==> v20: inputs <==
Design ALU, start of the top module:
module ALU(
    clk,
    rst_n,
    valid,
    ready,
    mode,
    in_A,
    in_B,
    out
);
Settings: LEC_CHECK=0, ABC_AREA=1, CAP_MARGIN=10, CELL_PAD_IN_SITES_DETAIL_PLACEMENT=0, CELL_PAD_IN_SITES_GLOBAL_PLACEMENT=1, CORE_MARGIN=10, CORE_UTILIZATION=52, CTS_CLUSTER_SIZE=62, GPL_TIMING_DRIVEN=0, HOLD_SLACK_MARGIN=-0.04, MAX_ROUTING_LAYER=met5, MIN_ROUTING_LAYER=met2, PLACE_DENSITY_LB_ADDON=0.21, SLEW_MARGIN=25; clock period 5.47 ns.
run.sh (not shown) runs the stock make flow with config.mk's settings and CLKGATE_MAP_FILE=.
==> v28: changes against v20 <==
==> flow/config.mk (replaced) <==
export PLATFORM = sky130hd
export DESIGN_NAME = ALU
export DESIGN_NICKNAME = ALU
export VERILOG_FILES = /design/flow/design.v
export SDC_FILE = /design/flow/constraint.sdc
export NUM_CORES = 4
export LEC_CHECK = 0
export CAP_MARGIN = 20
export CORE_MARGIN = 2
export CORE_UTILIZATION = 67
export HOLD_SLACK_MARGIN = -0.09
export SETUP_SLACK_MARGIN = -0.22
export SLEW_MARGIN = 20
==> flow/constraint.sdc (replaced) <==
create_clock -name core_clock -period 2.9 [get_ports {clk}]
set_input_delay 0.5800 -clock core_clock [delete_from_list [all_inputs] [get_ports {clk}]]
set_output_delay 0.5800 -clock core_clock [all_outputs]
set_load 0.01 [all_outputs]
==> v23: changes against v20 <==
==> flow/config.mk (replaced) <==
export PLATFORM = sky130hd
export DESIGN_NAME = ALU
export DESIGN_NICKNAME = ALU
export VERILOG_FILES = /design/flow/design.v
export SDC_FILE = /design/flow/constraint.sdc
export NUM_CORES = 4
export LEC_CHECK = 0
export CAP_MARGIN = 20
export CORE_MARGIN = 2
export CORE_UTILIZATION = 67
export SLEW_MARGIN = 20
==> flow/constraint.sdc (replaced) <==
create_clock -name core_clock -period 3.37 [get_ports {clk}]
set_input_delay 0.6740 -clock core_clock [delete_from_list [all_inputs] [get_ports {clk}]]
set_output_delay 0.6740 -clock core_clock [all_outputs]
set_load 0.01 [all_outputs]
==> comparison <==
In v23 the synthesized cell count is lower than in v20, by about 30%. Of v23 and v20, v20 has the higher die size (gap 44%, measured against v20). v23 ran to the end with violations: negative setup slack. v28 failed in global routing (5_1_grt), error GRT-0232. v20 died in global routing (5_1_grt). Between v28 and v20, the lower synthesized area is in v28 (gap about 12%, measured against v20).
==> figures <==
metric	v28	v20	v23
Outcome	aborted with a tool error	aborted with a tool error	failed layout checks
Stage where the flow stopped	global routing (5_1_grt)	global routing (5_1_grt)	-
Layout check failures	-	-	negative setup slack
Most popular library cell in the synthesized design by count	o21ai_0	nand2_1	o21ai_0
Placement Setup Slack	-0.3940 ns	2.369 ns	-0.04834 ns
And+or+nand+nor area frac	17.29%	36.38%	17.29%
Number of cell instances after yosys synthesis	1267	1828	1267
FP Core Util	68.47%	52.37%	68.47%
Fraction of synthesized area in multiplexers	1.735%	0%	1.735%
DP Cell Count	1737	2242	1627
# resized after CTS	40	0	4
Synthesized instance count	1267	1828	1267
Area of the synthesized netlist per yosys stat	9951 um2	11360 um2	9951 um2
Xor+xnor area frac	4.313%	2.082%	4.313%


==> v10 <==
==> flow/design.v <==
module ALU(
    clk,
    rst_n,
    valid,
    ready,
    mode,
    in_A,
    in_B,
    out
);
    input         clk, rst_n;
    input         valid;
    input  [1:0]  mode;  
    output        ready;
    input  [31:0] in_A, in_B;
    output [63:0] out;
    parameter IDLE = 3'd0;
    parameter MUL  = 3'd1;
    parameter DIV  = 3'd2;
    parameter AND = 3'd3;
    parameter OR = 3'd4;
    parameter OUT  = 3'd5;
    reg  [ 2:0] state, state_nxt;
    reg  [ 4:0] counter, counter_nxt;
    reg  [63:0] shreg, shreg_nxt;
    reg  [31:0] alu_in, alu_in_nxt;
    reg  [32:0] alu_out;
    reg         ready;
    assign out = shreg;
    always @(*) begin
        if(state==OUT) ready = 1;
        else ready = 0;
    end
    always @(*) begin
        case(state)
            IDLE: begin
                if(!valid)                state_nxt = IDLE;
                else if(valid && mode==0) state_nxt = MUL;
                else if(valid && mode==1) state_nxt = DIV;
                else if(valid && mode==2) state_nxt = AND;
                else                      state_nxt = OR;
            end
            MUL : state_nxt = (counter==31) ? OUT : MUL;
            DIV : state_nxt = (counter==31) ? OUT : DIV;
            AND : state_nxt = OUT;
            OR  : state_nxt = OUT;
            OUT : state_nxt = IDLE;
            default : state_nxt = IDLE;
        endcase
    end
    always @(*) begin
        if(state==MUL && counter<31) begin
            counter_nxt = counter + 1;
        end
        else if(state==DIV && counter<31) begin
            counter_nxt = counter + 1;
        end
        else begin
            counter_nxt = 0;
        end
    end
    always @(*) begin
        case(state)
            IDLE: begin
                if (valid) begin
                    alu_in_nxt = in_B;
                end
                else begin
                    alu_in_nxt = 0;
                end
            end
            OUT : begin
                alu_in_nxt = 0;
            end
            default: begin
                alu_in_nxt = alu_in;
            end
        endcase
    end
    always @(*) begin
        case(state)
            IDLE: alu_out = 0;
            MUL : begin
                if(shreg[0]==1)
                    alu_out = alu_in + shreg[63:32];
                else
                    alu_out = shreg[63:32];
            end
            DIV : begin
                if(shreg[62:31]>=alu_in) begin
                    alu_out = shreg[62:31] - alu_in;
                end
                else begin 
                    alu_out = shreg[62:31];
                end
            end
            AND : alu_out = shreg[31:0] & alu_in;
            OR  : alu_out = shreg[31:0] | alu_in;
            OUT : alu_out = 0;
            default : alu_out = 0;
        endcase
    end
    always @(*) begin
        case(state)
            IDLE: begin
                if (valid) begin
                    shreg_nxt[31:0] = in_A;
                    shreg_nxt[63:32] = 32'b0;
                end
                else begin
                    shreg_nxt[31:0] = 0;
                    shreg_nxt[63:32] = 32'b0;
                end
            end
            MUL : begin
                shreg_nxt = {alu_out, shreg[31:1]};
            end
            DIV : begin
                shreg_nxt = {alu_out[31:0], shreg[30:0], (shreg[62:31]>=alu_in)};
            end
            AND : shreg_nxt = {31'b0, alu_out};
            OR  : shreg_nxt = {31'b0, alu_out};
            OUT :  
            shreg_nxt = shreg;
            default :  
            shreg_nxt = shreg;
        endcase
    end
    always @(posedge clk or negedge rst_n) begin
        if (!rst_n) begin
            state <= IDLE;
            counter <= 0;
            shreg <= 0;
            alu_in <= 0;
        end
        else begin
            state <= state_nxt;
            counter <= counter_nxt;
            shreg <= shreg_nxt;
            alu_in <= alu_in_nxt;
        end
    end
endmodule
==> flow/run.sh <==
#!/bin/bash
# the make line also repeats each setting of config.mk as NAME=value (left out here)
make -C /OpenROAD-flow-scripts/flow DESIGN_CONFIG=/design/flow/config.mk WORK_HOME=/design/flow/orfs CLKGATE_MAP_FILE= finish
==> flow/config.mk <==
export PLATFORM = sky130hd
export DESIGN_NAME = ALU
export DESIGN_NICKNAME = ALU
export VERILOG_FILES = /design/flow/design.v
export SDC_FILE = /design/flow/constraint.sdc
export NUM_CORES = 4
export LEC_CHECK = 0
export ABC_AREA = 1
export CAP_MARGIN = 20
export CORE_ASPECT_RATIO = 0.5
export CORE_MARGIN = 2
export CORE_UTILIZATION = 69
export CTS_CLUSTER_DIAMETER = 206
export CTS_CLUSTER_SIZE = 98
export SLEW_MARGIN = 20
export TNS_END_PERCENT = 15
==> flow/constraint.sdc <==
create_clock -name core_clock -period 2.74 [get_ports {clk}]
set_input_delay 0.5480 -clock core_clock [delete_from_list [all_inputs] [get_ports {clk}]]
set_output_delay 0.5480 -clock core_clock [all_outputs]
set_load 0.01 [all_outputs]
==> v17: changes against v10 <==
- CORE_ASPECT_RATIO: 0.5 -> default
- CTS_CLUSTER_DIAMETER: 206 -> 375
- CTS_CLUSTER_SIZE: 98 -> 99
- PLACE_DENSITY: default -> 0.4
- TNS_END_PERCENT: 15 -> 10
==> flow/constraint.sdc (replaced) <==
create_clock -name core_clock -period 2.32 [get_ports {clk}]
set_input_delay 0.4640 -clock core_clock [delete_from_list [all_inputs] [get_ports {clk}]]
set_output_delay 0.4640 -clock core_clock [all_outputs]
set_load 0.01 [all_outputs]
==> v36: changes against v10 <==
- ABC_AREA: 1 -> default
- CORE_ASPECT_RATIO: 0.5 -> default
- CORE_UTILIZATION: 69 -> 57
- CTS_CLUSTER_DIAMETER: 206 -> default
- TNS_END_PERCENT: 15 -> default
==> flow/constraint.sdc (replaced) <==
create_clock -name core_clock -period 6.13 [get_ports {clk}]
set_input_delay 1.2260 -clock core_clock [delete_from_list [all_inputs] [get_ports {clk}]]
set_output_delay 1.2260 -clock core_clock [all_outputs]
set_load 0.01 [all_outputs]
==> v19: changes against v10 <==
- ABC_AREA: 1 -> default
- CORE_ASPECT_RATIO: 0.5 -> default
- CORE_UTILIZATION: 69 -> 70
- CTS_CLUSTER_DIAMETER: 206 -> 32
- CTS_CLUSTER_SIZE: 98 -> 37
- TNS_END_PERCENT: 15 -> default
==> flow/constraint.sdc (replaced) <==
create_clock -name core_clock -period 2.87 [get_ports {clk}]
set_input_delay 0.5740 -clock core_clock [delete_from_list [all_inputs] [get_ports {clk}]]
set_output_delay 0.5740 -clock core_clock [all_outputs]
set_load 0.01 [all_outputs]
==> qor summary <==
metric	v10	v36	v19	v17
Outcome	complete, but fails checks	no timing/DRC/antenna violations	stopped before the end	stopped before the end
Failing step	-	-	clock tree synthesis (4_1_cts)	clock tree synthesis (4_1_cts)
Layout check failures	setup timing	-	-	-
Switching Share	56.7%	52.5%	-	-
Final WS setup	-0.120 ns	2.13 ns	-	-
RSZ-0062 raised after global routing	true	false	-	-
Global-route wire length before repair	72700 um	57000 um	-	-
Share of the cycle needed by the critical path after routing	104%	65.3%	-	-
Total inserted antenna cells	3	0	-	-
Max Fclk	350 MHz	250 MHz	-	-
Simple-gate area share of the yosys netlist	36.4%	17.3%	17.3%	36.4%
Top cell category	logic gates	logic gates	-	-
Launching element of the worst setup path	alu_in[23]	shreg[35]	-	-
Placed Instances	2216	1570	1730	2387
Die Span Y	94.7 um	136 um	123 um	132 um
